--- design/flow/run.sh ---
#!/bin/bash
# the make line also repeats each setting of config.mk as NAME=value (left out here)
make -C /OpenROAD-flow-scripts/flow DESIGN_CONFIG=/design/flow/config.mk WORK_HOME=/design/flow/orfs CLKGATE_MAP_FILE= finish
--- design/flow/config.mk ---
export PLATFORM = sky130hd
export DESIGN_NAME = cordic
export DESIGN_NICKNAME = cordic
export VERILOG_FILES = /design/flow/design.v
export SDC_FILE = /design/flow/constraint.sdc
export NUM_CORES = 4
export LEC_CHECK = 0
export ABC_AREA = 1
export CAP_MARGIN = 20
export CELL_PAD_IN_SITES_DETAIL_PLACEMENT = 0
export CORE_MARGIN = 2
export CORE_UTILIZATION = 70
export CTS_CLUSTER_DIAMETER = 363
export CTS_CLUSTER_SIZE = 72
export GPL_TIMING_DRIVEN = 1
export HOLD_SLACK_MARGIN = 0.3
export MIN_ROUTING_LAYER = met1
export PLACE_DENSITY_LB_ADDON = 0.16
export SETUP_SLACK_MARGIN = 0.72
export SLEW_MARGIN = 20
--- design/flow/constraint.sdc ---
create_clock -name core_clock -period 2.53 [get_ports {clk_in}]
set_input_delay 0.5060 -clock core_clock [delete_from_list [all_inputs] [get_ports {clk_in}]]
set_output_delay 0.5060 -clock core_clock [all_outputs]
set_load 0.01 [all_outputs]
--- design/flow/design.v ---
module cordic(
        clk_in,
        reset_n,
        ena,
        phase_in,
        phase_out,
        cos_o,
        sin_o
        );
  parameter dat_width = 16, pha_width =16, pipeline = 10;
  input clk_in, reset_n, ena;
  input [pha_width-1 : 0] phase_in;
  output [pha_width-1 : 0] phase_out;
  output [dat_width-1 : 0] cos_o, sin_o;
  reg [dat_width-1 : 0] x[pipeline :0];
  reg [dat_width-1 : 0] y[pipeline :0];
  reg [pha_width-1 : 0] z[pipeline :0];
  reg [pha_width-1 : 0] phase_tmp[pipeline :0];
  wire [dat_width-1:0] amp;
  wire [pha_width-1:0] atan [32:0];
  assign amp = 32'd1304065887 >>(32-dat_width);       
  assign atan[0] = 32'd536870912 >>(32-pha_width);    
	assign atan[1] = 32'd316933407 >>(32-pha_width);    
	assign atan[2]	= 32'd167458907 >>(32-pha_width);    
	assign atan[3]= 32'd85004756 >>(32-pha_width);      
	assign atan[4]= 32'd42667331 >>(32-pha_width);      
	assign atan[5]= 32'd21354465 >>(32-pha_width);      
	assign atan[6]= 32'd10679838 >>(32-pha_width);      
	assign atan[7]= 32'd5340245 >>(32-pha_width);       
	assign atan[8]= 32'd2670163 >>(32-pha_width);       
	assign atan[9]= 32'd1335087 >>(32-pha_width);       
	assign atan[10]= 32'd667544 >>(32-pha_width);       
	assign atan[11]= 32'd333772 >>(32-pha_width);       
	assign atan[12]= 32'd166886 >>(32-pha_width);       
	assign atan[13]= 32'd83443 >>(32-pha_width);       
	assign atan[14]= 32'd41722 >>(32-pha_width);       
	assign atan[15]= 32'd20861 >>(32-pha_width);       
	assign atan[16]= 32'd10430 >>(32-pha_width);       
	assign atan[17]= 32'd5215 >>(32-pha_width);       
	assign atan[18]= 32'd2608 >>(32-pha_width);       
	assign atan[19]= 32'd1304 >>(32-pha_width);       
	assign atan[20]= 32'd652 >>(32-pha_width);       
	assign atan[21]= 32'd326 >>(32-pha_width);      
	assign atan[22]= 32'd163 >>(32-pha_width);
	assign atan[23]= 32'd81 >>(32-pha_width);
	assign atan[24]= 32'd41 >>(32-pha_width);
	assign atan[25]= 32'd20 >>(32-pha_width);
	assign atan[26]= 32'd10 >>(32-pha_width);
	assign atan[27]= 32'd5 >>(32-pha_width);
	assign atan[28]= 32'd3 >>(32-pha_width);
	assign atan[29]= 32'd1 >>(32-pha_width);
	assign atan[30]= 32'd1 >>(32-pha_width);
	assign atan[31]= 32'd0 >>(32-pha_width);
	assign atan[32]= 32'd0 >>(32-pha_width);
always @(posedge clk_in )
begin
  if( !reset_n )   
  begin
     x[0] <= 0;
      y[0] <= 0;
      z[0] <= 0;
      phase_tmp[0] <=  0;
  end
  else
  begin
      x[0] <= amp;
      y[0] <= 0;
      z[0] <= { 2'b0, phase_in[pha_width-3 : 0]};
      phase_tmp[0] <=  phase_in;                  
  end    
end
genvar i;
  wire [dat_width-1 : 0] x_tmp[pipeline-1 :0];
  wire [dat_width-1 : 0] y_tmp[pipeline-1 :0];
  wire [pha_width-1 : 0] z_tmp[pipeline-1 :0];
generate for(i=1;i<=pipeline;i=i+1) begin:cordic_core  
  cordic_step #(dat_width,pha_width,i) cordic_step_inst(x[i-1],y[i-1],z[i-1],atan[i-1],x_tmp[i-1],y_tmp[i-1],z_tmp[i-1]);
  always @(posedge clk_in)
  begin
   if(!reset_n)
   begin
      x[i] <= 0;
      y[i] <= 0;
      z[i] <= 0;
      phase_tmp[i]<=0;
   end
   else 
   begin             
      x[i] <= x_tmp[i-1];     
      y[i] <= y_tmp[i-1];     
      z[i] <= z_tmp[i-1]; 
      phase_tmp[i] <= phase_tmp[i-1];      
   end        
  end
end
endgenerate
reg [dat_width-1 : 0] cos_o, sin_o;
reg [pha_width-1 : 0] phase_out;
wire [pha_width-1:0] quad_tmp;
wire [1:0] quad;
assign quad_tmp = phase_tmp[pipeline];
assign quad = quad_tmp[pha_width-1: pha_width-2];
wire [dat_width-1 : 0] x_o_wire, y_o_wire;
wire [dat_width-1 : 0] x_o_wire_tmp, y_o_wire_tmp;
assign x_o_wire_tmp = x[pipeline];
assign y_o_wire_tmp = y[pipeline];
assign x_o_wire = x_o_wire_tmp[dat_width-1] ? {(dat_width){1'b0}} : x[pipeline];
assign y_o_wire = y_o_wire_tmp[dat_width-1] ? {(dat_width){1'b0}} : y[pipeline];
always @(posedge clk_in)
begin
  if( !reset_n)
  begin
    cos_o <= 0;
    sin_o <= 0;
    phase_out <= 0;    
  end
  else    
  begin
    case( quad[1:0] )
      2'b00:begin
            cos_o <= x_o_wire; 
            sin_o <= y_o_wire; 
            end
      2'b01:begin
            cos_o <= ~y_o_wire + 1'b1;
            sin_o <= x_o_wire;
            end
      2'b10:begin
            cos_o <= ~x_o_wire + 1'b1;
            sin_o <= ~y_o_wire + 1'b1;
            end
      2'b11:begin
            cos_o <= y_o_wire;
            sin_o <= ~x_o_wire + 1'b1;
            end
      default:begin
            cos_o <= x_o_wire;
            sin_o <= y_o_wire;
            end
    endcase
    phase_out <= phase_tmp[pipeline];
  end
end
endmodule
module cordic_step(
  dat_a,
  dat_b,
  dat_c,
  dat_pha,
  out_a,
  out_b,
  out_c
  );
  parameter dat_width = 16, pha_width = 16, pipe_index = 3;
  input [dat_width-1:0] dat_a, dat_b;
  input [pha_width-1:0] dat_c;
  input [pha_width-1:0] dat_pha;
  output[dat_width-1:0] out_a, out_b;
  output [pha_width-1:0] out_c;
  wire [dat_width:0] out_a_tmp1, out_a_tmp2, out_a_tmp3, out_b_tmp1, out_b_tmp2, out_b_tmp3;
  wire [pha_width-1:0] out_c_tmp1,out_c_tmp2 ;
  wire [1:0] ov_a,ov_b;
generate
  if(pipe_index == 6'b1 )
  begin
    assign out_a_tmp1 = { dat_a[dat_width-1], dat_a} + { dat_b[dat_width-1], dat_b};
    assign out_b_tmp1 = { dat_b[dat_width-1], dat_b} - { dat_a[dat_width-1], dat_a};
    assign out_c_tmp1 = dat_c + dat_pha;
    assign out_a_tmp2 = { dat_a[dat_width-1], dat_a} - { dat_b[dat_width-1], dat_b};
    assign out_b_tmp2 = { dat_b[dat_width-1], dat_b} + { dat_a[dat_width-1], dat_a};
    assign out_c_tmp2 = dat_c - dat_pha;
  end
  else
  begin
     assign out_a_tmp1 = { dat_a[dat_width-1], dat_a} + { { (pipe_index){dat_b[dat_width-1]} }, dat_b[dat_width-1: (pipe_index-1)] } ;
     assign out_b_tmp1 = { dat_b[dat_width-1], dat_b} - { { (pipe_index){dat_a[dat_width-1]} }, dat_a[dat_width-1: (pipe_index-1)] } ;
     assign out_c_tmp1 = dat_c + dat_pha;
     assign out_a_tmp2 = { dat_a[dat_width-1], dat_a} - { { (pipe_index){dat_b[dat_width-1]} }, dat_b[dat_width-1: (pipe_index-1)] } ;
     assign out_b_tmp2 = { dat_b[dat_width-1], dat_b} + { { (pipe_index){dat_a[dat_width-1]} }, dat_a[dat_width-1: (pipe_index-1)] } ;
     assign out_c_tmp2 = dat_c - dat_pha;
  end
  assign out_a_tmp3 = dat_c[pha_width-1] ? out_a_tmp1 :out_a_tmp2;
  assign out_b_tmp3 = dat_c[pha_width-1] ? out_b_tmp1 :out_b_tmp2;
endgenerate
  assign ov_a = out_a_tmp3[dat_width:dat_width-1];
  assign ov_b = out_b_tmp3[dat_width:dat_width-1];
  assign out_a = ~^ ov_a ? (out_a_tmp3[dat_width-1:0]):(ov_a[1] ? {1'b1, {(dat_width-1){1'b0}} } : {1'b0, {(dat_width-1){1'b1}} } );
  assign out_b = ~^ ov_b ? (out_b_tmp3[dat_width-1:0]):(ov_b[1] ? {1'b1, {(dat_width-1){1'b0}} } : {1'b0, {(dat_width-1){1'b1}} } );
  assign out_c = dat_c[pha_width-1] ? out_c_tmp1 :out_c_tmp2;
endmodule
==> GITHUB_STEP_SUMMARY, run 1 <==
## Implementation flow summary

| Metric | Value |
|---|---|
| Run status | did not finish |
| Stopped at | global routing |
| Log Error | [ERROR GRT-0116] Global routing finished with congestion. Check the congestion regions in the DRC Viewer. |
| Most numerous cell in the Yosys netlist | nand2_1 |
| Primary FF master, synth | dfxtp_1 |
| Num CTS Buffers | 12 |
| Registers, synthesis | between 500 and 600 |
| Cells after Synth | about 5700 |
| Synthesized area | a little under 40000 µm² |
| Final GP Congestion | between 0.9 and 1 |
| Top cells by count, synth | nand2_1 (1443), inv_1 (719), dfxtp_1 (595) |
| Chip width | roughly 240 µm |
| Dpl ws | -0.477 ns |
| Port Buf Inserts | 65 |
| Total gr overflow | about 160 |
| H-tree level count | 1 |
| Die Ht | 242 µm |
| Cell taking the most area after synthesis | dfxtp_1 |
| Area after DPL | around 49000 µm² |
| Sequential share of the synthesized area | 30.1% |
| Core Area | roughly 56000 µm² |
| Synth cell types | between 50 and 60 |
| Ys async rst share | 0% |
| Mean cell area of the mapped netlist | a little under 7 µm² |
| Yosys Chip Area | roughly 40000 µm² |
| CTS sink cnt | slightly below 600 |
| DP HPWL | slightly below 90000 µm |
| Number of enable flip-flop cells | 0 |
| Net Count, Synth | approximately 6200 |
| Adder share | around 14% |
| FP Util | a little over two thirds |
| Clock buffer depth | 3 |
| Overall Global Routing Usage | 71.9% |
| Main area contributors | dfxtp_1 (30%), nand2_1 (14%), ha_1 (12%) |
| Area fraction in mux cells | 0% |
| # Cells Yosys | between 5000 and 6000 |
| Die Size | around 58000 µm² |
| Top-area cell share | a little under a third |
| Io pins | 67 |
| AO/OA Area Share | roughly an eighth |
| # rows | 87 |
| And+or+nand+nor area frac | between 20% and 30% |
| YS warnings | 9 |
| Comb area leader | simple AND/OR/NAND/NOR gates |
| Root Driver | clkbuf_16 |
| Xor and xnor area share after synthesis | approximately 6.9% |
through the flow:
step / hold WS (ns) / util (%) / instances
after floorplan: 0.390 / - / 5729
after detailed placement: 0.395 / 86.5 / 7235
after global placement: 0.392 / 86.5 / 7235
after CTS: 0.230 / 96.5 / 7430
per-layer routing:
layer	overflow	GRT usage, %
met5	1	19.4
met4	59	75.5
met3	6	50.5
met2	95	93.6
met1	0	70.4
timing repair:
item,4_1_cts
pin swaps,486
cloned,28
gates resized,870
setup endpoints to repair,412
hold endpoints to repair,33
setup buffers,151
==> inputs of run 2 (changes only) <==
Settings changed: CORE_UTILIZATION 70 to 71, CTS_CLUSTER_DIAMETER 363 to default, CTS_CLUSTER_SIZE 72 to default, HOLD_SLACK_MARGIN 0.3 to default, PLACE_DENSITY_LB_ADDON 0.16 to default, SETUP_SLACK_MARGIN 0.72 to -0.22.
Clock period 2.53 ns to 2.64 ns, I/O delays scaled along.
==> run 2 against run 1 <==
Compared with the run above: synthesized area unchanged; synthesized cell count did not move; the flow again stops in global routing; die size shrank 1.4%.
==> GITHUB_STEP_SUMMARY, run 2 <==
## Implementation flow summary

| Metric | Value |
|---|---|
| Sequential share of the synthesized area | 30.1% (unchanged) |
| Chip width | 240 µm (was 242 µm) |
| Xor and xnor area share after synthesis | 6.95% (unchanged) |
| Adder share | 13.5% (unchanged) |
| Stopped at | global routing (unchanged) |
| Number of enable flip-flop cells | 0 (unchanged) |
| Registers, synthesis | 595 (unchanged) |
| Area fraction in mux cells | 0% (unchanged) |
| Root Driver | clkbuf_16 (unchanged) |
| Main area contributors | dfxtp_1 (30%), nand2_1 (14%), ha_1 (12%) (unchanged) |
| Clock buffer depth | 3 (unchanged) |
| Yosys Chip Area | 39600 µm² (unchanged) |
| Area after DPL | 46800 µm² (was 48600 µm²) |
| Ys async rst share | 0% (unchanged) |
| Dpl ws | -0.540 ns (was -0.477 ns) |
| H-tree level count | 2 (was 1) |
| Most numerous cell in the Yosys netlist | nand2_1 (unchanged) |
| Hold_buf cts | 0 |
| # rows | 86 (was 87) |
| Log Error | [ERROR GRT-0232] Routing congestion too high. Check the congestion heatmap in the GUI. (was [ERROR GRT-0116] Global routing finished with congestion. Check the congestion regions in the DRC Viewer.) |
| Cells after Synth | 5729 (unchanged) |
| Die Ht | 240 µm (was 242 µm) |
| Mean cell area of the mapped netlist | 6.91 µm² (unchanged) |
| Synth cell types | 56 (unchanged) |
| Run status | did not finish (unchanged) |
| DP HPWL | 88500 µm (was 88800 µm) |
| Io pins | 67 (unchanged) |
| FP Util | 71.8% (was 70.5%) |
| Die Size | 57600 µm² (was 58500 µm²) |
| AO/OA Area Share | 13.3% (unchanged) |
| Num CTS Buffers | 57 (was 12) |
| Cell taking the most area after synthesis | dfxtp_1 (unchanged) |
| Top-area cell share | 30.1% (unchanged) |
| Net Count, Synth | 6162 (unchanged) |
| Synthesized area | 39600 µm² (unchanged) |
| YS warnings | 9 (unchanged) |
| Primary FF master, synth | dfxtp_1 (unchanged) |
| Overall Global Routing Usage | 99.9% |
| Total gr overflow | a little under 5000 |
| Port Buf Inserts | 65 (unchanged) |
| Top cells by count, synth | nand2_1 (1443), inv_1 (719), dfxtp_1 (595) (unchanged) |
| And+or+nand+nor area frac | 27.7% (unchanged) |
| Final GP Congestion | 1.02 (was 0.996) |
| # Cells Yosys | 5729 (unchanged) |
| Comb area leader | simple AND/OR/NAND/NOR gates (unchanged) |
| CTS sink cnt | 595 (unchanged) |
| Core Area | 55100 µm² (was 56200 µm²) |
run 2: what timing repair did:
item	in CTS
setup endpoints to repair	222
buffers inserted	21
gates cloned	6
gates resized	226
pin swaps	71
run 2: layer usage:
metal | overflow | global-route usage, %
met1 | 67 | 88.0
met4 | 1035 | 116
met3 | 75 | 75.4
met2 | 3622 | 131
met5 | 10 | 48.1
run 2: through the flow:
stage | TNS [ns] | instances
floorplan | -22.11 | 5729
global placement | -46.05 | 7218
detailed placement | -70.63 | 7218
CTS | -45.21 | 7341
==> inputs of run 3 (changes only) <==
Settings changed: CELL_PAD_IN_SITES_DETAIL_PLACEMENT 0 to default, CORE_UTILIZATION 71 to 72, CTS_CLUSTER_DIAMETER from default to 372, GPL_TIMING_DRIVEN 1 to default, MIN_ROUTING_LAYER met1 to default, PLACE_DENSITY from default to 0.4, SETUP_SLACK_MARGIN -0.22 to default.
Clock period 2.64 ns to 2.97 ns, I/O delays scaled along.
==> run 3 against run 2 <==
Compared with the run above: now fails the layout checks on negative setup slack; synthesized area unchanged; die size down 1.4%; synthesized cell count unchanged.
==> GITHUB_STEP_SUMMARY, run 3 <==
### Metrics collected by this job

| Metric | Value |
|---|---|
| Log Warnings | approximately 41 |
| Net Count, Synth | 6162 (unchanged) |
| Max-slew violation count | 0 |
| Critical path's largest stage delay | between 0.3 and 0.4 ns |
| Fin crit period | approximately 3.3 ns |
| Area fraction in mux cells | 0% (unchanged) |
| Yosys Chip Area | 39600 µm² (unchanged) |
| Number of global-route vias before repair | between 30000 and 40000 |
| Xor and xnor area share after synthesis | 6.95% (unchanged) |
| Area after DPL | 42800 µm² (was 46800 µm²) |
| MI comb area | about 27000 µm² |
| CP Buf/Inv Count | 3 |
| DRT iter0 DRCs | between 4000 and 5000 |
| CTS sink cnt | 595 (unchanged) |
| Slew @ Worst Pin | about 0.77 ns |
| Adder share | 13.5% (unchanged) |
| Core Area | 54100 µm² (was 55100 µm²) |
| WS Path Type | reg2reg |
| Crit path max-delay family | simple AND/OR/NAND/NOR gates |
| Layout fillers | approximately 2800 |
| Io pins | 67 (unchanged) |
| Max-cap violation count | 0 |
| Reg2Reg Depth | 18 |
| Slew margin rel. | approximately half |
| Min-delay src | reset_n |
| AO/OA Area Share | 13.3% (unchanged) |
| Main area contributors | dfxtp_1 (30%), nand2_1 (14%), ha_1 (12%) (unchanged) |
| Synth cell types | 56 (unchanged) |
| Worst min path class | in2reg |
| H-tree level count | 2 (unchanged) |
| Antenna cells | 0 |
| RR Endpoint | y[5][1]$_SDFF_PN0_ |
| Primary FF master, synth | dfxtp_1 (unchanged) |
| Reg area | 12000 µm² |
| Num CTS Buffers | 56 (was 57) |
| Layout Area Growth over Synthesis | 21.5% |
| Crit path DAT | roughly 3.9 ns |
| # rows | 85 (was 86) |
| Largest net degree at the start of global routing | approximately 160 |
| Top-area cell share | 30.1% (unchanged) |
| Initial antenna violation count | 0 |
| Comb area leader | simple AND/OR/NAND/NOR gates (unchanged) |
| Synthesized area | 39600 µm² (unchanged) |
| CP most frequent cell | nand2_1 |
| Overall Global Routing Usage | 36.5% |
| Worst path cell trace | inv_1 -> ha_2 -> inv_1 -> nor2_1 -> nand3_1 -> nor2_2 -> nand3_1 -> nand2_1 -> ha_1 -> nand2_1 -> o21ai_0 -> a21oi_1 -> nand2_1 -> nand3_2 -> nand2_4 -> buf_6 -> a21oi_1 -> nor2_1 |
| Final setup fails | ~100 |
| Ys async rst share | 0% (unchanged) |
| Routed WL | 122000 µm |
| CP max stage cell | dfxtp_4 |
| Most numerous cell in the Yosys netlist | nand2_1 (unchanged) |
| DP HPWL | 78200 µm (was 88500 µm) |
| Mean cell area of the mapped netlist | 6.91 µm² (unchanged) |
| Port Buf Inserts | 65 (unchanged) |
| Vias | ~42000 |
| Hold Vio Cnt, Final | 0 |
| Worst setup margin | -0.362 ns |
| First-pass GRT wire length | about 170000 µm |
| Detail Route Antenna Nets | 0 |
| Reg2reg setup slack | -0.36 ns |
| Max frequency | 300 MHz |
| Routed wire length per instance | approximately 18 µm |
| SO Faults | negative setup slack |
| Crit path DRT | 3.49 ns |
| CP max FO | 4 |
| Run status | complete, but fails checks (was did not finish) |
| Root Driver | clkbuf_16 (unchanged) |
| Via density | roughly 6.1 |
| Die Size | 56900 µm² (was 57600 µm²) |
| RSZ-0062 raised after global routing | yes |
| Hold Path End | z[7][0]$_SDFF_PN0_ |
| Total gr overflow | 0 |
| WP depth | 18 |
| Crit start category | flip-flop |
| Clock buffer depth | 3 (unchanged) |
| FP Util | 73.1% (was 71.8%) |
| Number of enable flip-flop cells | 0 (unchanged) |
| WHS Path Cells | 3 |
| Sequential share of the synthesized area | 30.1% (unchanged) |
| Critical path capture point type | flip-flop |
| Final nets | ~6500 |
| CTS tree | done |
| Final Skew | about 0.047 ns |
| And+or+nand+nor area frac | 27.7% (unchanged) |
| Cell taking the most area after synthesis | dfxtp_1 (unchanged) |
| Hold_buf cts | 0 (unchanged) |
| Reg clk slew, reported paths | 0.07 ns |
| CP endpoint | y[5][1]$_SDFF_PN0_ |
| Fin crit share | 112% |
| Dpl ws | -0.271 ns (was -0.540 ns) |
| Final GP Congestion | 0.992 (was 1.02) |
| Initial DRT Pass Iterations | 9 |
| # DRC | 0 |
| Die Ht | 238 µm (was 240 µm) |
| Design area | 48100 µm² |
| Top cells by count, synth | nand2_1 (1443), inv_1 (719), dfxtp_1 (595) (unchanged) |
| Clk latency of the worst-skew pair | 0.67 ns |
| # Cells Yosys | 5729 (unchanged) |
| Registers, synthesis | 595 (unchanged) |
| Chip width | 238 µm (was 240 µm) |
| CP startpoint | x[4][4]$_SDFF_PN0_ |
| YS warnings | 9 (unchanged) |
| Cells after Synth | 5729 (unchanged) |
| Critical R2R Launch | x[4][4]$_SDFF_PN0_ |
## run 3: area by class of cell
type	count	share of cell area [%]
clock buffer	75	3.33
clock inverter	24	0.796
inverter	730	5.75
multi-input combinational	4277	55.7
sequential	595	24.9
tap	696	1.81
timing repair buffer	434	7.63
timing repair inverter	1	0.0156
## run 3: metrics by stage
step	instances	utilization, %	hold slack, ns	setup TNS (ns)
global route	6832	88.9	0.329	-35.40
finish	6832	88.9	0.319	-10.74
floorplan	5729	-	0.390	0
CTS	6768	83.6	0.289	0
detailed placement	6650	79.0	0.395	-10.67
global placement	6650	79.0	0.391	-3.26
## run 3: timing repair
item                       CTS  global route
setup endpoints to repair  181           248
pin swaps                   27           197
cloned                       2            12
gates resized              106           615
setup buffers               17            52
## run 3: per-layer routing
layer | up-vias | part of all wire, % | track usage (%)
met3 | 685 | 8.7 | 4.22
met1 | 19038 | 39 | 47.2
met2 | 2466 | 47 | 63.1
met5 | - | 0 | 0
met4 | 0 | 5.5 | 12.7
li1 | 19457 | - | -
==> inputs of run 4 (changes only) <==
Settings changed: CORE_MARGIN 2 to 10, CORE_UTILIZATION 72 to 22, CTS_CLUSTER_DIAMETER 372 to default, GPL_TIMING_DRIVEN from default to 0, MAX_ROUTING_LAYER from default to met4, PLACE_DENSITY 0.4 to default, SETUP_SLACK_MARGIN from default to 1.34.
Clock period 2.97 ns to 5.26 ns, I/O delays scaled along.
==> run 4 against run 3 <==
Compared with the run above: now clean on timing, DRC and antenna; clock-buffer cell count increased by 12; non-clock buffer count decreased by 238; first-iteration DRC count decreased by 51%; clock skew decreased by 0.0076 ns; sequential share of layout area increased by 1.1 points; critical path depth unchanged; die size increased to 3.5 times the previous value; highest routed layer unchanged; core utilization decreased by 63 points.
==> GITHUB_STEP_SUMMARY, run 4 <==
### Metrics collected by this job

| Metric | Value |
|---|---|
| Run status | timing/DRC/antenna clean (was complete, but fails checks) |
| Largest net degree at the start of global routing | 22 (was 159) |
| Detail Route Antenna Nets | 0 (unchanged) |
| Die Size | 197000 µm² (was 56900 µm²) |
| Synthesized area | 39600 µm² (unchanged) |
| Fin crit period | 3.58 ns (was 3.33 ns) |
| Ys async rst share | 0% (unchanged) |
| Max-slew violation count | 0 (unchanged) |
| WS Path Type | reg2reg (unchanged) |
| Finished Layout Cells | 8279 (was 6832) |
| Routed wire length per instance | 13.8 µm (was 17.9 µm) |
| # Cells Yosys | 5729 (unchanged) |
| Reg clk slew, reported paths | 0.06 ns (was 0.07 ns) |
| Overall Global Routing Usage | 11.5% (was 36.5%) |
| # rows | 155 (was 85) |
| Xor and xnor area share after synthesis | 6.95% (unchanged) |
| WP depth | 18 (unchanged) |
| First-pass GRT wire length | 184000 µm (was 173000 µm) |
| Vias | 36545 (was 41646) |
| Num CTS Buffers | 70 (was 56) |
| Number of enable flip-flop cells | 0 (unchanged) |
| Via density | 4.41 (was 6.10) |
| Top cells by count, synth | nand2_1 (1443), inv_1 (719), dfxtp_1 (595) (unchanged) |
| Max frequency | 279 MHz (was 300 MHz) |
| Total gr overflow | 0 (unchanged) |
| CTS tree | done (unchanged) |
| WHS Path Cells | 2 (was 3) |
| Clock buffer depth | 3 (unchanged) |
| Routed WL | 114000 µm (was 122000 µm) |
| Crit path max-delay family | simple AND/OR/NAND/NOR gates (unchanged) |
| CP max stage cell | ha_1 (was dfxtp_4) |
| Critical path's largest stage delay | 0.40 ns (was 0.37 ns) |
| Core Area | 179000 µm² (was 54100 µm²) |
| Hold Path End | phase_tmp[4][1]$_SDFF_PN0_ (was z[7][0]$_SDFF_PN0_) |
| Sequential share of the synthesized area | 30.1% (unchanged) |
| Adder share | 13.5% (unchanged) |
| Net Count, Synth | 6162 (unchanged) |
| AO/OA Area Share | 13.3% (unchanged) |
| CP startpoint | x[9][9]$_SDFF_PN0_ (was x[4][4]$_SDFF_PN0_) |
| Clk latency of the worst-skew pair | 0.65 ns (was 0.67 ns) |
| Final Skew | 0.0397 ns (was 0.0472 ns) |
| Placed cell count | 8149 (was 6650) |
| Cells after Synth | 5729 (unchanged) |
| RSZ-0062 raised after global routing | no (was yes) |
| RR Endpoint | y[10][14]$_SDFF_PN0_ (was y[5][1]$_SDFF_PN0_) |
| CP Buf/Inv Count | 3 (unchanged) |
| Die Ht | 444 µm (was 238 µm) |
| Comb area leader | simple AND/OR/NAND/NOR gates (unchanged) |
| And+or+nand+nor area frac | 27.7% (unchanged) |
| Hold Vio Cnt, Final | 0 (unchanged) |
| Initial DRT Pass Iterations | 6 (was 9) |
| Root Driver | clkbuf_16 (unchanged) |
| Critical R2R Launch | x[9][9]$_SDFF_PN0_ (was x[4][4]$_SDFF_PN0_) |
| Final nets | 6300 (was 6528) |
| Antenna cells | 0 (unchanged) |
| Top-area cell share | 30.1% (unchanged) |
| Worst path cell trace | inv_1 -> ha_1 -> nand3_1 -> inv_1 -> nand4_1 -> ha_1 -> nand2_1 -> nand2_1 -> ha_1 -> a21oi_1 -> o21ai_0 -> a21oi_1 -> nand3_1 -> nand2_1 -> nand3_1 -> buf_2 -> nand3_1 -> nand2_1 (was inv_1 -> ha_2 -> inv_1 -> nor2_1 -> nand3_1 -> nor2_2 -> nand3_1 -> nand2_1 -> ha_1 -> nand2_1 -> o21ai_0 -> a21oi_1 -> nand2_1 -> nand3_2 -> nand2_4 -> buf_6 -> a21oi_1 -> nor2_1) |
| Log Warnings | 36 (was 41) |
| Fin crit share | 68.0% (was 112%) |
| Crit path DAT | 4.10 ns (was 3.85 ns) |
| Mean cell area of the mapped netlist | 6.91 µm² (unchanged) |
| Critical path capture point type | flip-flop (unchanged) |
| # DRC | 0 (unchanged) |
| Reg2reg setup slack | 1.68 ns (was -0.36 ns) |
| Min-delay src | phase_tmp[3][1]$_SDFF_PN0_ (was reset_n) |
| Cell taking the most area after synthesis | dfxtp_1 (unchanged) |
| Number of buffers added for setup after CTS | 0 (was 17) |
| Crit start category | flip-flop (unchanged) |
| Final setup fails | 0 (was 100) |
| Reg2Reg Depth | 18 (unchanged) |
| Max-cap violation count | 0 (unchanged) |
| CP endpoint | y[10][14]$_SDFF_PN0_ (was y[5][1]$_SDFF_PN0_) |
| Primary FF master, synth | dfxtp_1 (unchanged) |
| Number of global-route vias before repair | 35108 (was 36436) |
| Worst setup margin | 1.68 ns (was -0.362 ns) |
| Port Buf Inserts | 65 (unchanged) |
| Slew @ Worst Pin | 1.09 ns (was 0.773 ns) |
| H-tree level count | 3 (was 2) |
| Synth cell types | 56 (unchanged) |
| Slew margin rel. | 27.1% (was 48.4%) |
| DP HPWL | 92000 µm (was 78200 µm) |
| Chip width | 444 µm (was 238 µm) |
| Initial antenna violation count | 4 (was 0) |
| Crit path DRT | 5.78 ns (was 3.49 ns) |
| FP Util | 22.2% (was 73.1%) |
| DRT iter0 DRCs | 2418 (was 4978) |
| Registers, synthesis | 595 (unchanged) |
| Dpl ws | 1.05 ns (was -0.271 ns) |
| YS warnings | 9 (unchanged) |
| CP max FO | 10 (was 4) |
| Most numerous cell in the Yosys netlist | nand2_1 (unchanged) |
| Layout Area Growth over Synthesis | 15.8% (was 21.5%) |
| Area fraction in mux cells | 0% (unchanged) |
| Final TNS setup | 0 ns (was -10.74 ns) |
| CTS sink cnt | 595 (unchanged) |
| Worst min path class | reg2reg (was in2reg) |
| Hold_buf cts | 0 (unchanged) |
| Hold slack | 0.400 ns (was 0.319 ns) |
| Main area contributors | dfxtp_1 (30%), nand2_1 (14%), ha_1 (12%) (unchanged) |
| Final GP Congestion | 0.916 (was 0.992) |
| Yosys Chip Area | 39600 µm² (unchanged) |
| Io pins | 67 (unchanged) |
-- run 4: per-stage QoR --
stage | utilization, % | cell area (µm²)
floorplan | - | 39600
global placement | 24.2 | 43200
detailed placement | 24.2 | 43200
CTS | 25.6 | 45800
global route | 25.6 | 45800
finish | 25.6 | 45800
-- run 4: cell type report --
cell class,count,area [µm²]
Tap cell,2355,2950
Timing Repair Buffer,66,662
Buffer,130,649
Clock inverter,42,656
Sequential cell,595,11900
Fill cell,19648,133000
Multi-Input combinational cell,4274,24300
Clock buffer,87,1930
Inverter,730,2750
-- run 4: layer usage --
layer	wire length, µm	track usage, %
met5	0	-
met4	3120	3.31
met3	4470	1.36
met2	52900	19.0
met1	53900	14.8
-- run 4: what timing repair did --
action / in CTS / in global routing
gates resized: 6 / 20
gates cloned: 0 / 0
pin swaps: 0 / 0
endpoints found under the setup margin: 69 / 131
==> inputs of run 5 (changes only) <==
Settings changed: CAP_MARGIN 20 to 0, CORE_MARGIN 10 to 2, CORE_UTILIZATION 22 to 71, CTS_CLUSTER_SIZE from default to 49, GPL_TIMING_DRIVEN 0 to default, MAX_ROUTING_LAYER met4 to default, SETUP_SLACK_MARGIN 1.34 to 1.1.
Clock period 5.26 ns to 4.24 ns, I/O delays scaled along.
==> run 5 against run 4 <==
Compared with the run above: worst hold slack lost 0.030 ns; cell area shrank 2.2%; synthesized area is the same; first-iteration DRC count grew 41%; critical endpoint is now x[9][10]$_SDFF_PN0_.
==> GITHUB_STEP_SUMMARY, run 5 <==
### Metrics collected by this job

| Metric | Value |
|---|---|
| Run status | timing/DRC/antenna clean (unchanged) |
| Registers, synthesis | 595 (unchanged) |
| Worst min path class | reg2reg (unchanged) |
| Detail Route Antenna Nets | 0 (unchanged) |
| Fin crit period | 3.13 ns (was 3.58 ns) |
| Comb area leader | simple AND/OR/NAND/NOR gates (unchanged) |
| Hold_buf cts | 0 (unchanged) |
| WP depth | 19 (was 18) |
| Hold slack | 0.370 ns (was 0.400 ns) |
| Reg2Reg Depth | 19 (was 18) |
| Num CTS Buffers | 60 (was 70) |
| Routed wire length per instance | 15.5 µm (was 13.8 µm) |
| H-tree level count | 2 (was 3) |
| DP HPWL | 72400 µm (was 92000 µm) |
| Final Skew | 0.0640 ns (was 0.0397 ns) |
| Critical R2R Launch | y[8][12]$_SDFF_PN0_ (was x[9][9]$_SDFF_PN0_) |
| Hold Path End | z[1][5]$_SDFF_PN0_ (was phase_tmp[4][1]$_SDFF_PN0_) |
| Number of enable flip-flop cells | 0 (unchanged) |
| RR Endpoint | x[9][10]$_SDFF_PN0_ (was y[10][14]$_SDFF_PN0_) |
| Initial antenna violation count | 0 (was 4) |
| Die Size | 57600 µm² (was 197000 µm²) |
| Crit path DAT | 3.71 ns (was 4.10 ns) |
| Primary FF master, synth | dfxtp_1 (unchanged) |
| Crit start category | flip-flop (unchanged) |
| Crit path max-delay family | simple AND/OR/NAND/NOR gates (unchanged) |
| Clk latency of the worst-skew pair | 0.69 ns (was 0.65 ns) |
| CP max stage cell | dfxtp_1 (was ha_1) |
| Max-cap violation count | 0 (unchanged) |
| Reg clk slew, reported paths | 0.07 ns (was 0.06 ns) |
| CP endpoint | x[9][10]$_SDFF_PN0_ (was y[10][14]$_SDFF_PN0_) |
| CP most frequent cell | nand2_1 |
| Reg2reg setup slack | 1.11 ns (was 1.68 ns) |
| Chip width | 240 µm (was 444 µm) |
| Most numerous cell in the Yosys netlist | nand2_1 (unchanged) |
| CP max FO | 7 (was 10) |
| Sequential share of the synthesized area | 30.1% (unchanged) |
| Xor and xnor area share after synthesis | 6.95% (unchanged) |
| Port Buf Inserts | 65 (unchanged) |
| Antenna cells | 0 (unchanged) |
| Synthesized area | 39600 µm² (unchanged) |
| AO/OA Area Share | 13.3% (unchanged) |
| CTS sink cnt | 595 (unchanged) |
| Yosys Chip Area | 39600 µm² (unchanged) |
| Ys async rst share | 0% (unchanged) |
| Slew margin rel. | 48.1% (was 27.1%) |
| First-pass GRT wire length | 161000 µm (was 184000 µm) |
| Io pins | 67 (unchanged) |
| Crit path DRT | 4.82 ns (was 5.78 ns) |
| CP startpoint | y[8][12]$_SDFF_PN0_ (was x[9][9]$_SDFF_PN0_) |
| Core Area | 55100 µm² (was 179000 µm²) |
| Total gr overflow | 0 (unchanged) |
| Main area contributors | dfxtp_1 (30%), nand2_1 (14%), ha_1 (12%) (unchanged) |
| Final GP Congestion | 0.963 (was 0.916) |
| CTS tree | done (unchanged) |
| Critical path's largest stage delay | 0.38 ns (was 0.40 ns) |
| Initial DRT Pass Iterations | 6 (unchanged) |
| Number of global-route vias before repair | 34215 (was 35108) |
| Top cells by count, synth | nand2_1 (1443), inv_1 (719), dfxtp_1 (595) (unchanged) |
| Max-slew violation count | 0 (unchanged) |
| Via density | 5.73 (was 4.41) |
| Dpl ws | 0.719 ns (was 1.05 ns) |
| Die Ht | 240 µm (was 444 µm) |
| Final TNS setup | 0 ns (unchanged) |
| CP Buf/Inv Count | 1 (was 3) |
| Clock buffer depth | 3 (unchanged) |
| Synth cell types | 56 (unchanged) |
| Layout Area Growth over Synthesis | 13.2% (was 15.8%) |
| Adder share | 13.5% (unchanged) |
| YS warnings | 9 (unchanged) |
| Slew @ Worst Pin | 0.778 ns (was 1.09 ns) |
| Cells after Synth | 5729 (unchanged) |
| Worst setup margin | 1.11 ns (was 1.68 ns) |
| Largest net degree at the start of global routing | 186 (was 22) |
| Max frequency | 320 MHz (was 279 MHz) |
| Area fraction in mux cells | 0% (unchanged) |
| Critical path capture point type | flip-flop (unchanged) |
| Log Warnings | 43 (was 36) |
| WHS Path Cells | 2 (unchanged) |
| Vias | 37789 (was 36545) |
| Net Count, Synth | 6162 (unchanged) |
| Worst path cell trace | nor2_1 -> nand2_1 -> nor2_1 -> nand2_1 -> ha_1 -> nand2_1 -> nand2_1 -> inv_1 -> ha_4 -> nand2_1 -> nor2_2 -> nand2_1 -> o211ai_1 -> nand3_1 -> nand2_1 -> nand2_2 -> nand3_4 -> nand3_1 -> nand2_1 (was inv_1 -> ha_1 -> nand3_1 -> inv_1 -> nand4_1 -> ha_1 -> nand2_1 -> nand2_1 -> ha_1 -> a21oi_1 -> o21ai_0 -> a21oi_1 -> nand3_1 -> nand2_1 -> nand3_1 -> buf_2 -> nand3_1 -> nand2_1) |
| Final nets | 6230 (was 6300) |
| # Cells Yosys | 5729 (unchanged) |
| Mean cell area of the mapped netlist | 6.91 µm² (unchanged) |
| RSZ-0062 raised after global routing | yes (was no) |
| And+or+nand+nor area frac | 27.7% (unchanged) |
| Fin crit share | 73.7% (was 68.0%) |
| WS Path Type | reg2reg (unchanged) |
| Top-area cell share | 30.1% (unchanged) |
| Root Driver | clkbuf_16 (unchanged) |
| Routed WL | 102000 µm (was 114000 µm) |
| Min-delay src | z[0][5]$_SDFF_PN0_ (was phase_tmp[3][1]$_SDFF_PN0_) |
| Cell taking the most area after synthesis | dfxtp_1 (unchanged) |
| Overall Global Routing Usage | 33.4% (was 11.5%) |
| Hold Vio Cnt, Final | 0 (unchanged) |
| FP Util | 71.8% (was 22.2%) |
| DRT iter0 DRCs | 3408 (was 2418) |
| # rows | 86 (was 155) |
| # DRC | 0 (unchanged) |
| Final setup fails | 0 (unchanged) |
## run 5: stage by stage
stage          instances  util [%]  instance area (µm²)
2_1_floorplan       5729         -                39600
3_3_place_gp        6438      74.0                40800
3_5_place_dp        6438      74.0                40800
4_1_cts             6555      78.5                43300
5_1_grt             6594      81.3                44800
6_report            6594      81.3                44800
## run 5: metal layers
metal  GRT usage [%]  vias up  wire length (µm)
met5               0        -                 0
met4            10.0        0              2990
met3            3.74      241              7300
met2            56.9     1458             47700
met1            44.6    17175             44100
li1                -    18915                 -
## run 5: area by class of cell
type / count / area (µm²)
flip-flops and latches: 595 / 11900
multi-input cells: 4291 / 25900
inverters: 730 / 2770
repair buffers: 119 / 1090
clock buffers: 71 / 1580
clock inverters: 40 / 609
fillers: 3926 / 10300
well taps: 748 / 936
## run 5: repair_timing
item                       CTS  global route
resized                     64           319
buffers inserted             6            22
pin swaps                    5            60
gates cloned                 0            17
setup endpoints to repair  228           249
==> inputs of run 6 (changes only) <==
Settings changed: ABC_AREA 1 to 0, CAP_MARGIN 0 to 20, CELL_PAD_IN_SITES_DETAIL_PLACEMENT from default to 0, CORE_UTILIZATION 71 to 70, CTS_CLUSTER_DIAMETER from default to 363, CTS_CLUSTER_SIZE 49 to default, GPL_TIMING_DRIVEN from default to 1, MIN_ROUTING_LAYER from default to met1, PLACE_DENSITY_LB_ADDON from default to 0.16, SETUP_SLACK_MARGIN 1.1 to 0.75.
Clock period 4.24 ns to 2.78 ns, I/O delays scaled along.
==> run 6 against run 5 <==
Compared with the run above: synthesized cell count shrank 26%; die size shrank 6.4%; synthesized area shrank 7.8%; the run now fails in clock tree synthesis.
==> GITHUB_STEP_SUMMARY, run 6 <==
## Implementation flow summary

| Metric | Value |
|---|---|
| Run status | did not finish (was timing/DRC/antenna clean) |
| Stopped at | clock tree synthesis |
| Log Error | [ERROR DPL-0038] Utilization greater than 100%, impossible to legalize |
| Cells after Synth | 4246 (was 5729) |
| Yosys Chip Area | 36500 µm² (was 39600 µm²) |
| Top cells by count, synth | dfxtp_1 (595), ha_1 (392), nor2_1 (363) (was nand2_1 (1443), inv_1 (719), dfxtp_1 (595)) |
| Dpl ws | -1.10 ns (was 0.719 ns) |
| Synth cell types | 101 (was 56) |
| Ys async rst share | 0% (unchanged) |
| Most numerous cell in the Yosys netlist | dfxtp_1 (was nand2_1) |
| Adder share | 14.6% (was 13.5%) |
| Area fraction in mux cells | 1.07% (was 0%) |
| Mean cell area of the mapped netlist | 8.59 µm² (was 6.91 µm²) |
| # Cells Yosys | 4246 (was 5729) |
| Core Area | 51400 µm² (was 55100 µm²) |
| Net Count, Synth | 4679 (was 6162) |
| Chip width | 232 µm (was 240 µm) |
| Registers, synthesis | 595 (unchanged) |
| Number of enable flip-flop cells | 0 (unchanged) |
| Xor and xnor area share after synthesis | 9.71% (was 6.95%) |
| FP Util | 71.0% (was 71.8%) |
| YS warnings | 9 (unchanged) |
| # rows | 83 (was 86) |
| Main area contributors | dfxtp_1 (33%), ha_1 (13%), xnor2_1 (5.4%) (was dfxtp_1 (30%), nand2_1 (14%), ha_1 (12%)) |
| Synthesized area | 36500 µm² (was 39600 µm²) |
| Port Buf Inserts | 65 (unchanged) |
| Primary FF master, synth | dfxtp_1 (unchanged) |
| Sequential share of the synthesized area | 32.6% (was 30.1%) |
| And+or+nand+nor area frac | 17.2% (was 27.7%) |
| Die Size | 54000 µm² (was 57600 µm²) |
| AO/OA Area Share | 21.2% (was 13.3%) |
| Cell taking the most area after synthesis | dfxtp_1 (unchanged) |
| Area after DPL | 46100 µm² (was 40800 µm²) |
| Io pins | 67 (unchanged) |
| DP HPWL | 86200 µm (was 72400 µm) |
| Comb area leader | AND-OR/OR-AND gates (was simple AND/OR/NAND/NOR gates) |
| Final GP Congestion | 0.938 (was 0.963) |
| Top-area cell share | 32.6% (was 30.1%) |
| Die Ht | 232 µm (was 240 µm) |
[run 6: through the flow]
| step | hold WS, ns | std cells | util, % |
|---|---|---|---|
| after floorplan | 0.384 | 4246 | - |
| after global placement | 0.401 | 5832 | 89.8 |
| after detailed placement | 0.408 | 5832 | 89.8 |
==> inputs of run 7 (changes only) <==
Settings changed: ABC_AREA 0 to 1, CELL_PAD_IN_SITES_DETAIL_PLACEMENT 0 to default, CORE_UTILIZATION 70 to 40, CTS_CLUSTER_DIAMETER 363 to default, GPL_TIMING_DRIVEN 1 to default, MIN_ROUTING_LAYER met1 to default, PLACE_DENSITY_LB_ADDON 0.16 to default, SETUP_SLACK_MARGIN 0.75 to default.
Clock period 2.78 ns to 4.48 ns, I/O delays scaled along.
==> run 7 against run 6 <==
Compared with the run above: now clean on timing, DRC and antenna; die size up 88%; synthesized area is 8.5% higher; synthesized cell count increased by 35%.
==> GITHUB_STEP_SUMMARY, run 7 <==
### Metrics collected by this job

| Metric | Value |
|---|---|
| YS warnings | 9 (unchanged) |
| And+or+nand+nor area frac | 27.7% (was 17.2%) |
| Critical R2R Launch | z[3][15]$_SDFF_PN0_ |
| Number of enable flip-flop cells | 0 (unchanged) |
| Adder share | 13.5% (was 14.6%) |
| Initial antenna violation count | 1 |
| Final Skew | 0.0347 ns |
| Ys async rst share | 0% (unchanged) |
| Net Count, Synth | 6162 (was 4679) |
| Root Driver | clkbuf_16 |
| Die Size | 101000 µm² (was 54000 µm²) |
| Worst path cell trace | buf_4 -> inv_1 -> o21ai_0 -> fa_1 -> nand3_1 -> nand2_1 -> nand2_1 -> nand3_1 -> a21oi_1 -> nand3_1 -> nand3_1 -> nand2_1 -> nor2_1 |
| Mean cell area of the mapped netlist | 6.91 µm² (was 8.59 µm²) |
| Reg2Reg Depth | 13 |
| CTS sink cnt | a little under 600 |
| Most numerous cell in the Yosys netlist | nand2_1 (was dfxtp_1) |
| Vias | approximately 35000 |
| CP max FO | 27 |
| Area fraction in mux cells | 0% (was 1.07%) |
| Max-cap violation count | 0 |
| Num CTS Buffers | slightly below 70 |
| Slew @ Worst Pin | around 0.93 ns |
| Reg clk slew, reported paths | 0.06 ns |
| CP max stage cell | inv_1 |
| Sequential share of the synthesized area | 30.1% (was 32.6%) |
| Comb area leader | simple AND/OR/NAND/NOR gates (was AND-OR/OR-AND gates) |
| Log Warnings | about 42 |
| Die Ht | 319 µm (was 232 µm) |
| Layout Area Growth over Synthesis | 10.4% |
| Slew margin rel. | 37.9% |
| H-tree level count | 3 |
| AO/OA Area Share | 13.3% (was 21.2%) |
| # Cells Yosys | 5729 (was 4246) |
| Max frequency | approximately 280 MHz |
| Hold Vio Cnt, Final | 0 |
| Synth cell types | 56 (was 101) |
| Number of global-route vias before repair | around 33000 |
| RR Endpoint | x[4][2]$_SDFF_PN0_ |
| Initial DRT Pass Iterations | 5 |
| Io pins | 67 (unchanged) |
| Fin crit share | approximately 81% |
| Critical path capture point type | flip-flop |
| RSZ-0062 raised after global routing | no |
| Worst min path class | reg2reg |
| Detail Route Antenna Nets | 0 |
| Yosys Chip Area | 39600 µm² (was 36500 µm²) |
| DP HPWL | 77800 µm (was 86200 µm) |
| Critical path's largest stage delay | 0.71 ns |
| Routed WL | a little under 100000 µm |
| Synthesized area | 39600 µm² (was 36500 µm²) |
| CP startpoint | z[3][15]$_SDFF_PN0_ |
| Crit path DAT | 4.16 ns |
| Number of buffers added for setup after CTS | 0 |
| Cell taking the most area after synthesis | dfxtp_1 (unchanged) |
| WHS Path Cells | 2 |
| # DRC | 0 |
| Cells after Synth | 5729 (was 4246) |
| Clk latency of the worst-skew pair | roughly 0.63 ns |
| Crit path max-delay family | simple AND/OR/NAND/NOR gates |
| WP depth | 13 |
| Core Area | 98300 µm² (was 51400 µm²) |
| DRT iter0 DRCs | 1943 |
| CP endpoint | x[4][2]$_SDFF_PN0_ |
| Reg2reg setup slack | 0.85 ns |
| Fin crit period | around 3.6 ns |
| Clock buffer depth | 3 |
| Total gr overflow | 0 |
| Registers, synthesis | 595 (unchanged) |
| # rows | 115 (was 83) |
| Top-area cell share | 30.1% (was 32.6%) |
| Final setup fails | 0 |
| Post-CTS sizing | 0 |
| Largest net degree at the start of global routing | ~160 |
| Top cells by count, synth | nand2_1 (1443), inv_1 (719), dfxtp_1 (595) (was dfxtp_1 (595), ha_1 (392), nor2_1 (363)) |
| Hold_buf cts | 0 |
| CP Buf/Inv Count | 2 |
| Min-delay src | phase_tmp[3][6]$_SDFF_PN0_ |
| Via density | between 4 and 5 |
| Overall Global Routing Usage | 19.1% |
| FP Util | 40.3% (was 71.0%) |
| First-pass GRT wire length | between 150000 and 200000 µm |
| Hold slack | between 0.4 and 0.5 ns |
| Crit start category | flip-flop |
| Hold Path End | phase_tmp[4][6]$_SDFF_PN0_ |
| Routed wire length per instance | ~14 µm |
| Crit path DRT | between 5 and 6 ns |
| Final TNS setup | 0 ns |
| Main area contributors | dfxtp_1 (30%), nand2_1 (14%), ha_1 (12%) (was dfxtp_1 (33%), ha_1 (13%), xnor2_1 (5.4%)) |
| Port Buf Inserts | 65 (unchanged) |
| CTS tree | done |
| Final nets | between 6000 and 7000 |
| Xor and xnor area share after synthesis | 6.95% (was 9.71%) |
| Run status | timing/DRC/antenna clean (was did not finish) |
| Max-slew violation count | 0 |
| Primary FF master, synth | dfxtp_1 (unchanged) |
| Layout fillers | 10173 |
| Chip width | 319 µm (was 232 µm) |
| WS Path Type | reg2reg |
| CP most frequent cell | nand3_1 |
| Final GP Congestion | 0.908 (was 0.938) |
==> run 7: routing by layer <==
| layer | global-route usage, % | part of all wire, % |
|---|---|---|
| met5 | 0 | 0 |
| met2 | 33.3 | 47 |
| met4 | 5.37 | 2.4 |
| met1 | 24.7 | 47 |
| met3 | 2.52 | 3.6 |
==> run 7: per-stage QoR <==
stage | cell area (µm²) | std cells | util (%) | setup slack (ns)
after detailed placement | 41400 | 6971 | 42.1 | 0.893
final | 43700 | 7090 | 44.5 | 0.850
after floorplan | 39600 | 5729 | - | 1.29
after global placement | 41400 | 6971 | 42.1 | 0.964
after global routing | 43700 | 7089 | 44.4 | 0.457
after CTS | 43700 | 7089 | 44.4 | 0.857
==> run 7: layout make-up <==
class,instances,area [µm²],share of cell area (%)
diodes,1,2.50,0.00573
clock inverters,33,454,1.04
clock buffers,85,1840,4.20
inverters,730,2750,6.29
well taps,1287,1610,3.69
flip-flops and latches,595,11900,27.3
repair buffers,85,843,1.93
multi-input cells,4274,24300,55.6
==> inputs of run 8 (changes only) <==
Settings changed: CORE_UTILIZATION 40 to 65, PLACE_DENSITY from default to 0.4.
Clock period 4.48 ns to 3.65 ns, I/O delays scaled along.
==> run 8 against run 7 <==
Compared with the run above: synthesized area is the same; clock-buffer cell count grew 3; global-route usage increased by 11 points; via count increased by 2.5%; register-to-register slack worse by 0.52 ns; sequential share of layout area rose by 0.15 points.
==> GITHUB_STEP_SUMMARY, run 8 <==
### Metrics collected by this job

| Metric | Value |
|---|---|
| Run status | timing/DRC/antenna clean (unchanged) |
| Cell taking the most area after synthesis | dfxtp_1 (unchanged) |
| Reg clk slew, reported paths | 0.06 ns (about the same) |
| Initial DRT Pass Iterations | 6 (was 5) |
| WP depth | 18 (was 13) |
| CP endpoint | y[4][7]$_SDFF_PN0_ (was x[4][2]$_SDFF_PN0_) |
| Min-delay src | phase_tmp[2][3]$_SDFF_PN0_ (was phase_tmp[3][6]$_SDFF_PN0_) |
| Max-cap violation count | 0 (unchanged) |
| Worst path cell trace | inv_1 -> ha_1 -> nand4_1 -> nor2_1 -> a31oi_1 -> xor2_1 -> inv_1 -> ha_1 -> nand2_1 -> o21ai_0 -> nand2_1 -> nand2_1 -> inv_1 -> nand2_1 -> nand3_1 -> nand2_1 -> nand3_1 -> nand2_1 (was buf_4 -> inv_1 -> o21ai_0 -> fa_1 -> nand3_1 -> nand2_1 -> nand2_1 -> nand3_1 -> a21oi_1 -> nand3_1 -> nand3_1 -> nand2_1 -> nor2_1) |
| Root Driver | clkbuf_16 (unchanged) |
| Ys async rst share | 0% (unchanged) |
| CTS sink cnt | 595 (unchanged) |
| Log Warnings | 44 (was 42) |
| Final setup fails | 0 (unchanged) |
| CP startpoint | x[3][4]$_SDFF_PN0_ (was z[3][15]$_SDFF_PN0_) |
| Final nets | 6202 (was 6187) |
| CP Buf/Inv Count | 3 (was 2) |
| Met2 WL | 43600 µm (was 46300 µm) |
| Die Ht | 251 µm (was 319 µm) |
| Worst min path class | reg2reg (unchanged) |
| # rows | 90 (was 115) |
| CP most frequent cell | nand2_1 (was nand3_1) |
| Total gr overflow | 0 (unchanged) |
| Hold_buf cts | 0 (unchanged) |
| Area fraction in mux cells | 0% (unchanged) |
| Crit start category | flip-flop (unchanged) |
| Routed WL | 96100 µm (was 98700 µm) |
| Crit path DAT | 3.86 ns (was 4.16 ns) |
| Chip width | 251 µm (was 319 µm) |
| Top cells by count, synth | nand2_1 (1443), inv_1 (719), dfxtp_1 (595) (unchanged) |
| RR Endpoint | y[4][7]$_SDFF_PN0_ (was x[4][2]$_SDFF_PN0_) |
| Number of global-route vias before repair | 33893 (was 32985) |
| Cells after Synth | 5729 (unchanged) |
| Max frequency | 301 MHz (was 276 MHz) |
| Max-slew violation count | 0 (unchanged) |
| Slew margin rel. | 52.9% (was 37.9%) |
| Detail Route Antenna Nets | 0 (unchanged) |
| Vias | 36062 (was 35180) |
| FP Util | 65.7% (was 40.3%) |
| Number of enable flip-flop cells | 0 (unchanged) |
| Most numerous cell in the Yosys netlist | nand2_1 (unchanged) |
| Layout fillers | 5128 (was 10173) |
| Sequential share of the synthesized area | 30.1% (unchanged) |
| Adder share | 13.5% (unchanged) |
| Synth cell types | 56 (unchanged) |
| Crit path DRT | 4.19 ns (was 5.01 ns) |
| H-tree level count | 3 (unchanged) |
| Initial antenna violation count | 0 (was 1) |
| Mean cell area of the mapped netlist | 6.91 µm² (unchanged) |
| Number of buffers added for setup after CTS | 0 (unchanged) |
| Crit path max-delay family | simple AND/OR/NAND/NOR gates (unchanged) |
| CTS tree | done (unchanged) |
| Clock buffer depth | 3 (unchanged) |
| Core Area | 60200 µm² (was 98300 µm²) |
| DRT iter0 DRCs | 2412 (was 1943) |
| Final Skew | 0.0433 ns (was 0.0347 ns) |
| Post-CTS sizing | 0 (unchanged) |
| WHS Path Cells | 2 (unchanged) |
| AO/OA Area Share | 13.3% (unchanged) |
| Die Size | 62900 µm² (was 101000 µm²) |
| Registers, synthesis | 595 (unchanged) |
| CP max stage cell | ha_1 (was inv_1) |
| Via density | 5.46 (was 4.96) |
| Critical path capture point type | flip-flop (unchanged) |
| Met1 WL | 45100 µm (was 46500 µm) |
| Top-area cell share | 30.1% (unchanged) |
| Hold Vio Cnt, Final | 0 (unchanged) |
| Final GP Congestion | 0.953 (was 0.908) |
| Design area | 43400 µm² (was 43700 µm²) |
| # Cells Yosys | 5729 (unchanged) |
| Hold slack | 0.392 ns (was 0.402 ns) |
| WS Path Type | reg2reg (unchanged) |
| Net Count, Synth | 6162 (unchanged) |
| CP max FO | 12 (was 27) |
| Fin crit share | 90.9% (was 81.0%) |
| Yosys Chip Area | 39600 µm² (unchanged) |
| Xor and xnor area share after synthesis | 6.95% (unchanged) |
| And+or+nand+nor area frac | 27.7% (unchanged) |
| Area after DPL | 40900 µm² (was 41400 µm²) |
| Routed length on met3 | 5370 µm (was 3530 µm) |
| Primary FF master, synth | dfxtp_1 (unchanged) |
| Hold Path End | phase_tmp[3][3]$_SDFF_PN0_ (was phase_tmp[4][6]$_SDFF_PN0_) |
| Critical R2R Launch | x[3][4]$_SDFF_PN0_ (was z[3][15]$_SDFF_PN0_) |
| Port Buf Inserts | 65 (unchanged) |
| Comb area leader | simple AND/OR/NAND/NOR gates (unchanged) |
| Largest net degree at the start of global routing | 153 (was 157) |
| Overall Global Routing Usage | 30.4% (was 19.1%) |
| Io pins | 67 (unchanged) |
| Reg2reg setup slack | 0.33 ns (was 0.85 ns) |
| YS warnings | 9 (unchanged) |
| # DRC | 0 (unchanged) |
| DP HPWL | 73800 µm (was 77800 µm) |
| Critical path's largest stage delay | 0.38 ns (was 0.71 ns) |
| Final TNS setup | 0 ns (unchanged) |
| Synthesized area | 39600 µm² (unchanged) |
| Reg2Reg Depth | 18 (was 13) |
| First-pass GRT wire length | 161000 µm (was 162000 µm) |
| Layout Area Growth over Synthesis | 9.78% (was 10.4%) |
| Main area contributors | dfxtp_1 (30%), nand2_1 (14%), ha_1 (12%) (unchanged) |
| Uppermost layer routed | met4 (unchanged) |
| Slew @ Worst Pin | 0.706 ns (was 0.930 ns) |
| Clk latency of the worst-skew pair | 0.64 ns (was 0.63 ns) |
| Num CTS Buffers | 67 (was 68) |
| Routed wire length per instance | 14.5 µm (was 13.9 µm) |
| Fin crit period | 3.32 ns (was 3.63 ns) |
[run 8: stage by stage]
step | setup slack (ns) | util (%) | std cells
final | 0.331 | 72.1 | 6605
after global routing | -0.00821 | 72.1 | 6604
after CTS | 0.265 | 71.9 | 6604
after detailed placement | 0.260 | 67.9 | 6482
after global placement | 0.325 | 67.9 | 6482
after floorplan | 0.459 | - | 5729
[run 8: final cells by class]
| class | count | area, µm² | area share [%] |
|---|---|---|---|
| Antenna cell | 1 | 2.50 | 0.00576 |
| Clock buffer | 88 | 1840 | 4.23 |
| Clock inverter | 34 | 582 | 1.34 |
| Inverter | 730 | 2750 | 6.32 |
| Multi-Input combinational cell | 4274 | 24400 | 56.2 |
| Sequential cell | 595 | 11900 | 27.4 |
| Tap cell | 782 | 978 | 2.25 |
| Timing Repair Buffer | 101 | 976 | 2.25 |
[run 8: routing by layer]
metal,global-route usage (%),up-vias
met1,41.1,16179
met5,0,-
met3,3.49,133
li1,-,18820
met2,51.7,930
met4,8.21,0
==> inputs of run 9 (changes only) <==
Settings changed: CELL_PAD_IN_SITES_DETAIL_PLACEMENT from default to 0, CORE_UTILIZATION 65 to 71, GPL_TIMING_DRIVEN from default to 1, MIN_ROUTING_LAYER from default to met1, PLACE_DENSITY 0.4 to default, SETUP_SLACK_MARGIN from default to -0.26.
Clock period 3.65 ns to 2.65 ns, I/O delays scaled along.
==> run 9 against run 8 <==
Compared with the run above: the run now fails in global routing; synthesized area stayed put; synthesized cell count stayed put; die size is 8.3% lower.
==> GITHUB_STEP_SUMMARY, run 9 <==
## Implementation flow summary

| Metric | Value |
|---|---|
| Number of enable flip-flop cells | 0 (unchanged) |
| Top cells by count, synth | nand2_1 (1443), inv_1 (719), dfxtp_1 (595) (unchanged) |
| Area fraction in mux cells | 0% (unchanged) |
| Chip width | 240 µm (was 251 µm) |
| Cell taking the most area after synthesis | dfxtp_1 (unchanged) |
| Total gr overflow | approximately 140 |
| Mean cell area of the mapped netlist | 6.91 µm² (unchanged) |
| AO/OA Area Share | 13.3% (unchanged) |
| Io pins | 67 (unchanged) |
| Run status | did not finish (was timing/DRC/antenna clean) |
| Sequential share of the synthesized area | 30.1% (unchanged) |
| Die Size | 57600 µm² (was 62900 µm²) |
| DP HPWL | 86900 µm (was 73800 µm) |
| H-tree level count | 2 (was 3) |
| Net Count, Synth | 6162 (unchanged) |
| Synthesized area | 39600 µm² (unchanged) |
| Port Buf Inserts | 65 (unchanged) |
| Log Error | [ERROR GRT-0232] Routing congestion too high. Check the congestion heatmap in the GUI. |
| Die Ht | 240 µm (was 251 µm) |
| Cells after Synth | 5729 (unchanged) |
| Overall Global Routing Usage | roughly 77% |
| Placed cell count | 7182 (was 6482) |
| Yosys Chip Area | 39600 µm² (unchanged) |
| Root Driver | clkbuf_16 (unchanged) |
| Num CTS Buffers | 60 (was 67) |
| Synth cell types | 56 (unchanged) |
| Stopped at | global routing |
| Core Area | 55100 µm² (was 60200 µm²) |
| Clock buffer depth | 3 (unchanged) |
| And+or+nand+nor area frac | 27.7% (unchanged) |
| Comb area leader | simple AND/OR/NAND/NOR gates (unchanged) |
| Dpl ws | -0.634 ns (was 0.260 ns) |
| # rows | 86 (was 90) |
| Xor and xnor area share after synthesis | 6.95% (unchanged) |
| Hold_buf cts | 0 (unchanged) |
| Area after DPL | 46500 µm² (was 40900 µm²) |
| Main area contributors | dfxtp_1 (30%), nand2_1 (14%), ha_1 (12%) (unchanged) |
| # Cells Yosys | 5729 (unchanged) |
| Most numerous cell in the Yosys netlist | nand2_1 (unchanged) |
| Ys async rst share | 0% (unchanged) |
| Adder share | 13.5% (unchanged) |
| Registers, synthesis | 595 (unchanged) |
| Final GP Congestion | 1.01 (was 0.953) |
| CTS sink cnt | 595 (unchanged) |
| YS warnings | 9 (unchanged) |
| Primary FF master, synth | dfxtp_1 (unchanged) |
| Top-area cell share | 30.1% (unchanged) |
| FP Util | 71.8% (was 65.7%) |
[run 9: through the flow]
step	util [%]
2_1_floorplan	-
3_3_place_gp	84.4
3_5_place_dp	84.4
4_1_cts	89.6
[run 9: what timing repair did]
action	in CTS
gates cloned	3
gates resized	136
pin swaps	39
endpoints found under the setup margin	178
setup buffers	17
[run 9: layer usage]
| layer | GRT overflow | GRT usage (%) |
|---|---|---|
| met1 | 1 | 75.0 |
| met5 | 1 | 34.1 |
| met4 | 60 | 78.8 |
| met3 | 5 | 60.4 |
| met2 | 69 | 94.2 |
